## run B
Design rrc_filter, start of the top module:
module rrc_filter #(
	parameter WIDTH = 9
)(
	input logic clk,
	input logic rst,
	input logic signed [WIDTH-1:0] filter_in,
	output logic signed [WIDTH-1:0] filter_out
);
	logic signed [WIDTH-1:0] shift_reg_out [0:31];
	logic signed [2*WIDTH-1:0] mul_sum [0:32];
	logic signed [23:0] acc_sum;
	integer i;
	always @(posedge clk or posedge rst) begin
		if(rst) begin
			for(i = 0; i < 32; i=i+1) begin
				shift_reg_out[i] <= 9'b0;
			end
		end
		else begin
			shift_reg_out[0] <= filter_in;
			for(i = 0; i < 31; i=i+1) begin
				shift_reg_out[i+1] <= shift_reg_out[i];
			end
		end
	end
	multiplier_9b #(.WIDTH(9)) MUL0(.mul_in(filter_in), .coefficient(9'd0), .mul_out(mul_sum[0]));
	multiplier_9b #(.WIDTH(9)) MUL1(.mul_in(shift_reg_out[0]), .coefficient(-9'd1), .mul_out(mul_sum[1]));
	multiplier_9b #(.WIDTH(9)) MUL2(.mul_in(shift_reg_out[1]), .coefficient(9'd1),.mul_out(mul_sum[2]));
	multiplier_9b #(.WIDTH(9)) MUL3(.mul_in(shift_reg_out[2]), .coefficient(9'd0),.mul_out(mul_sum[3]));
	multiplier_9b #(.WIDTH(9)) MUL4(.mul_in(shift_reg_out[3]), .coefficient(-9'd1),.mul_out(mul_sum[4]));
	multiplier_9b #(.WIDTH(9)) MUL5(.mul_in(shift_reg_out[4]), .coefficient(9'd2),.mul_out(mul_sum[5]));
	multiplier_9b #(.WIDTH(9)) MUL6(.mul_in(shift_reg_out[5]), .coefficient(9'd0),.mul_out(mul_sum[6]));
  ...
clock: 15.1 ns
lec_check: 0
cap_margin: 30
core_margin: 2
core_utilization: 40
gpl_timing_driven: 0
max_routing_layer: met4
slew_margin: 0
run.sh (not shown) runs the stock make flow with config.mk's settings and CLKGATE_MAP_FILE=.
Run B: no failed stages, no open violations at the end
Modified inputs, run R compared to run B
- removing GPL_TIMING_DRIVEN (formerly 0)
- changing CAP_MARGIN from 30 to 20
- changing SLEW_MARGIN from 0 to 20
- removing MAX_ROUTING_LAYER (formerly met4)
- changing CORE_UTILIZATION from 40 to 72
- changing the clock period (ns, I/O delays scaled along) from 15.1 to 11.6
Findings:
Run R finished end to end and its layout was clean on timing, DRC and antenna. In run R the period utilization turned out 17 points higher than in run B. As far as share of synthesized area spent on multiplexers goes, run B and run R are indistinguishable; the numbers are identical. Taking run B as the reference, in run R utilization went up, growth of design area from synthesis to finish has decreased, overall routed net length went up about 5.5%. Going from run B to run R, overall die height lower, tally of filler cells in the layout now smaller, design area fell about 1.8%.

* * *

Starting RTL as in the previous note.
export LEC_CHECK = 0
export CAP_MARGIN = 20
export CORE_MARGIN = 2
export CORE_UTILIZATION = 40
export SLEW_MARGIN = 20
create_clock -name core_clock -period 11.6 [get_ports {clk}]
The first run completed with no timing, DRC or antenna violations.
Change:
Settings changed: CORE_UTILIZATION 40 to 38.
Clock period 11.6 ns to 10.2 ns, I/O delays scaled along.
Outcome: Routed wire length increases by 3.0%; non-clock buffer count increases by 65; final cell count increases by 2.6%; die size increases by 5.2%; via count increases by 2.4%; design area increases by 3.3%; fmax increases by 10%.
Change:
Settings changed: ABC_AREA set to 1, CORE_UTILIZATION 38 to 72, CTS_CLUSTER_SIZE set to 15, PLACE_DENSITY_LB_ADDON set to 0.16, SETUP_SLACK_MARGIN set to 1.65.
Clock period 10.2 ns to 10.3 ns, I/O delays scaled along.
Worst hold slack loses 0.041 ns.
Area after synthesis came out higher by 1.1%.
Sequential cell count does not change.
Cell area stays flat.
Setup slack improved by 0.94 ns.
Die size went down by 46%.
Routed wire length came out higher by 10%.
Change:
Settings changed: ABC_AREA 1 to not set, CORE_UTILIZATION 72 to 65, CTS_CLUSTER_SIZE 15 to not set, PLACE_DENSITY_LB_ADDON 0.16 to not set, SETUP_SLACK_MARGIN 1.65 to not set.
Clock period 10.3 ns to 5.65 ns, I/O delays scaled along.
Now the flow finished but failed the layout checks on setup timing.
Design area rose by about 10%.
Hold slack is better by 0.032 ns.
Critical path depth fell by 3.
Count of clock-buffer cells in the layout rose by 9.
Area after synthesis fell by about 1%.
Die area rose by about 9%.
Setup slack is worse by 5.5 ns.
Sequential share of layout area fell by 2.4 points.
Cell count rose by 11%.
